==> 10-17: inputs <==
==> flow/design.v <==
module p_datapath
	(clk, counter, data_ina, data_inb, data_rdy,key_ina, key_inb, cipher_out);
input clk, data_ina, data_inb;
input [1:0] data_rdy;
input [7:0] counter;
input [63:0] key_ina, key_inb;	
output [127:0] cipher_out;
wire [63:0] Xout_a, Xout_b, Yout_a, Yout_b;
data_share2 share_a(.clk(clk), .data_rdy(data_rdy), .counter(counter[0]), .data_in(data_ina), 
						 .key_in(key_ina), .X_out(Xout_a), .Y_out(Yout_a), .Y_in(Yout_b));				 
data_share2 share_b(.clk(clk), .data_rdy(data_rdy), .counter(counter[0]), .data_in(data_inb), 
						 .key_in(key_inb), .X_out(Xout_b), .Y_out(Yout_b), .Y_in(Yout_a));
wire [127:0] res1, res2;
reg sel1, sel2;
always @(*) begin
	if (134 <= counter) begin
		sel1 <= 1;
		sel2 <= 1;
	end
	else begin		
		sel1 <= 0;
		sel2 <= 0;
	end
end
quick_mux_128 SHARE_A_OUT_MUX_128( .in1({Xout_a, Yout_a}), .in2(128'd0), .out(res1), .sel(sel1) );
quick_mux_128 SHARE_B_OUT_MUX_128( .in1({Xout_b, Yout_b}), .in2(128'd0), .out(res2), .sel(sel2) );
assign cipher_out = res1 ^ res2;
endmodule  
module data_share2(clk, data_rdy, counter, data_in,key_in, X_out, Y_out, Y_in);
input clk, counter, data_in;
input [63:0] key_in;
input [1:0] data_rdy;	
input [63:0] Y_in;
output [63:0] X_out, Y_out;
reg [63:0] X, Y;
wire [63:0] XL1_1, XL2_1, XL8_1;
assign XL1_1 = {X[62:0], X[63]}; 
assign XL2_1 = {X[61:0], X[63:62]}; 
assign XL8_1 = {X[55:0], X[63:56]}; 
wire [63:0] YL1_1, YL8_2;
assign YL1_1 = {Y[62:0], Y[63]}; 
assign YL8_2 = {Y_in[55:0], Y_in[63:56]}; 
wire [63:0] sout1, sout2;
sub1 s1(Y, XL2_1, XL8_1, XL1_1, sout1);
sub1 s2(X, key_in, YL1_1, YL8_2, sout2);
always@(posedge clk)
begin
   if(data_rdy ==1) begin
		{X, Y} <= {data_in, X, Y[63:1]};
	end
	else if(data_rdy ==3) begin			
		if (counter == 1'b0) begin							
			X <= sout1 ;
			Y <= X;
		end
		else begin
			X <= sout2;
		end
	end
end
assign X_out = X;
assign Y_out = Y;
endmodule
module sub1(i1, i2, i3, i4, o1);
input [63:0] i1, i2, i3, i4;
output [63:0] o1;
wire [63:0] andout;
and4 a1(i3[3:0], i4[3:0], andout[3:0]);
and4 a2(i3[7:4], i4[7:4], andout[7:4]);
and4 a3(i3[11:8], i4[11:8], andout[11:8]);
and4 a4(i3[15:12], i4[15:12], andout[15:12]);
and4 a5(i3[19:16], i4[19:16], andout[19:16]);
and4 a6(i3[23:20], i4[23:20], andout[23:20]);
and4 a7(i3[27:24], i4[27:24], andout[27:24]);
and4 a8(i3[31:28], i4[31:28], andout[31:28]);
and4 a9(i3[35:32], i4[35:32], andout[35:32]);
and4 a10(i3[39:36], i4[39:36], andout[39:36]);
and4 a11(i3[43:40], i4[43:40], andout[43:40]);
and4 a12(i3[47:44], i4[47:44], andout[47:44]);
and4 a13(i3[51:48], i4[51:48], andout[51:48]);
and4 a14(i3[55:52], i4[55:52], andout[55:52]);
and4 a15(i3[59:56], i4[59:56], andout[59:56]);
and4 a16(i3[63:60], i4[63:60], andout[63:60]);
assign o1 = i1 ^ i2 ^ andout;
endmodule
module and4(a1, a2, andout);
input [3:0] a1,a2;
output [3:0] andout;
assign andout = a1 & a2;
endmodule
module quick_mux_128(in1, in2, out, sel);
input [127:0] in1,in2;
input sel;
output [127:0] out;
assign out = sel?(in1):in2;
endmodule	
`timescale 1ns / 1ps
module p_keysch10(clk, counter, data_in, data_rdy, key_out);
input clk, data_in;
input [1:0] data_rdy;
input [7:0] counter;
output [63:0] key_out;
reg [63:0] KX, KY;
localparam [0:67] Z = 68'b10101111011100000011010010011000101000010001111110010110110011101011;
localparam [63:0] c = 64'hfffffffffffffffc;
always@(posedge clk)
begin
	if(data_rdy == 2) begin
		{KX, KY} <= {data_in, KX, KY[63:1]};
	end
	else if(data_rdy == 3) begin
		if(counter[0] == 1'b1) begin
			KX <= c ^ Z[counter[7:1]] ^ KY ^ {KX[2:0],KX[63:3]} ^ {KX[3:0],KX[63:4]};
			KY <= KX;
		end
	end
end
assign key_out = KY ;
endmodule
`timescale 1ns / 1ps
module p_keysch11(clk, counter, data_in, data_rdy, key_out);
input clk, data_in;
input [1:0] data_rdy;
input [7:0] counter;
output [63:0] key_out;
reg [63:0] KX, KY;
always@(posedge clk)
begin
	if(data_rdy ==2) begin
		{KX, KY} <= {data_in, KX, KY[63:1]};
	end
	else if(data_rdy ==3) begin
		if(counter[0] == 1'b1) begin
			KX <= KY ^ {KX[2:0],KX[63:3]} ^ {KX[3:0],KX[63:4]};
			KY <= KX;
		end
	end
end
assign key_out = KY ;
endmodule
`timescale 1ns / 1ps
module simon2share(clk, data_ina, data_inb, data_rdy, cipher_out, Done);
input clk;
input data_ina, data_inb;
input [1:0] data_rdy;
output [127:0] cipher_out;
output reg Done;
reg [7:0] counter;
wire [63:0] keya, keyb;
always@(posedge clk)
begin
	if(data_rdy==0) begin
		counter <= 0;
	end
	else if(data_rdy ==3) begin			
		counter <= counter + 1;
	end
end
always @(posedge clk) begin
	if(data_rdy == 3 && (counter == 135))
		Done <= 1;			
	else
		Done <= 0;
end
p_datapath mydatapath(.clk(clk), .counter(counter), 
							 .data_ina(data_ina), .data_inb(data_inb),
							 .data_rdy(data_rdy), 
							 .key_ina(keya), .key_inb(keyb), 
							 .cipher_out(cipher_out));
p_keysch10 mykeysch_a(.clk(clk), .counter(counter), 
							 .data_in(data_ina), .data_rdy(data_rdy), .key_out(keya));
p_keysch11 mykeysch_b(.clk(clk), .counter(counter), 
							 .data_in(data_inb), .data_rdy(data_rdy), .key_out(keyb));						 
endmodule
==> flow/run.sh <==
#!/bin/bash
# the make line also repeats each setting of config.mk as NAME=value (left out here)
make -C /OpenROAD-flow-scripts/flow DESIGN_CONFIG=/design/flow/config.mk WORK_HOME=/design/flow/orfs CLKGATE_MAP_FILE= finish
==> flow/config.mk <==
export PLATFORM = sky130hd
export DESIGN_NAME = simon2share
export DESIGN_NICKNAME = simon2share
export VERILOG_FILES = /design/flow/design.v
export SDC_FILE = /design/flow/constraint.sdc
export NUM_CORES = 4
export LEC_CHECK = 0
export CAP_MARGIN = 15
export CELL_PAD_IN_SITES_GLOBAL_PLACEMENT = 0
export CORE_MARGIN = 2
export CORE_UTILIZATION = 72
export CTS_CLUSTER_DIAMETER = 377
export CTS_CLUSTER_SIZE = 14
export HOLD_SLACK_MARGIN = 0.29
export MAX_ROUTING_LAYER = met5
export PLACE_DENSITY = 0.78
export SETUP_SLACK_MARGIN = -0.15
export SLEW_MARGIN = 20
==> flow/constraint.sdc <==
create_clock -name core_clock -period 2.5 [get_ports {clk}]
set_input_delay 0.5000 -clock core_clock [delete_from_list [all_inputs] [get_ports {clk}]]
set_output_delay 0.5000 -clock core_clock [all_outputs]
set_load 0.01 [all_outputs]
==> inputs of 10-16, as changes to 10-17 <==
- CAP_MARGIN: 15 -> 20
- CELL_PAD_IN_SITES_GLOBAL_PLACEMENT: 0 -> not set
- CORE_MARGIN: 2 -> 9
- CTS_CLUSTER_DIAMETER: 377 -> not set
- CTS_CLUSTER_SIZE: 14 -> not set
- GPL_TIMING_DRIVEN: not set -> 0
- HOLD_SLACK_MARGIN: 0.29 -> not set
- MAX_ROUTING_LAYER: met5 -> not set
- PLACE_DENSITY: 0.78 -> not set
- SETUP_SLACK_MARGIN: -0.15 -> not set
==> flow/constraint.sdc (replaced) <==
create_clock -name core_clock -period 5.0 [get_ports {clk}]
set_input_delay 1.0000 -clock core_clock [delete_from_list [all_inputs] [get_ports {clk}]]
set_output_delay 1.0000 -clock core_clock [all_outputs]
set_load 0.01 [all_outputs]
==> inputs of 11-11, as changes to 10-17 <==
- ABC_AREA: not set -> 1
- CAP_MARGIN: 15 -> 0
- CELL_PAD_IN_SITES_GLOBAL_PLACEMENT: 0 -> not set
- CTS_CLUSTER_DIAMETER: 377 -> not set
- CTS_CLUSTER_SIZE: 14 -> not set
- HOLD_SLACK_MARGIN: 0.29 -> not set
- MAX_ROUTING_LAYER: met5 -> not set
- PLACE_DENSITY: 0.78 -> 0.6
- SETUP_SLACK_MARGIN: -0.15 -> 0.53
==> flow/constraint.sdc (replaced) <==
create_clock -name core_clock -period 3.57 [get_ports {clk}]
set_input_delay 0.7140 -clock core_clock [delete_from_list [all_inputs] [get_ports {clk}]]
set_output_delay 0.7140 -clock core_clock [all_outputs]
set_load 0.01 [all_outputs]
==> results <==
|  | 10-16 | 11-11 | 10-17 |
|---|---|---|---|
| Result of the run | timing/DRC/antenna clean | timing/DRC/antenna clean | complete, but fails checks |
| Layout check failures | - | - | negative setup slack |
| Number of fill cells in the layout | 2576 | 2952 | 2801 |
| Number of nets at floorplan | 3448 | 3995 | 3448 |
| Sequential area share after synthesis | 47.6% | 46.5% | 47.6% |
| End point of the most critical hold path | counter[6] | counter[3] | mykeysch_b.KY[3] |
| Length in cells of the worst reg-to-reg path | 7 | 5 | 8 |
| Netlist area before placement | 32700 um2 | 33500 um2 | 32700 um2 |
| Flip-flop and latch area | 15600 um2 | 15600 um2 | 15600 um2 |
| R2r endpoint | mykeysch_a.KX[32] | mydatapath.share_a.X[35] | mykeysch_a.KX[0] |
| Number of OpenROAD warnings | 31 | 39 | 34 |
| Multi-input gates | 2636 | 2869 | 2636 |
| Endpoint arrival time on the critical path | 3920 ps | 2450 ps | 2210 ps |
| Combinational group share of total power | 42.9% | 30.4% | 42.6% |
| Clk pwr share | 20.4% | 22.2% | 15.6% |
| Share of final layout cell area taken by clock buffers and inverters | 5.03% | 4.48% | 3.21% |
Power figures rest on the tool's default switching activity, not on a simulated workload.
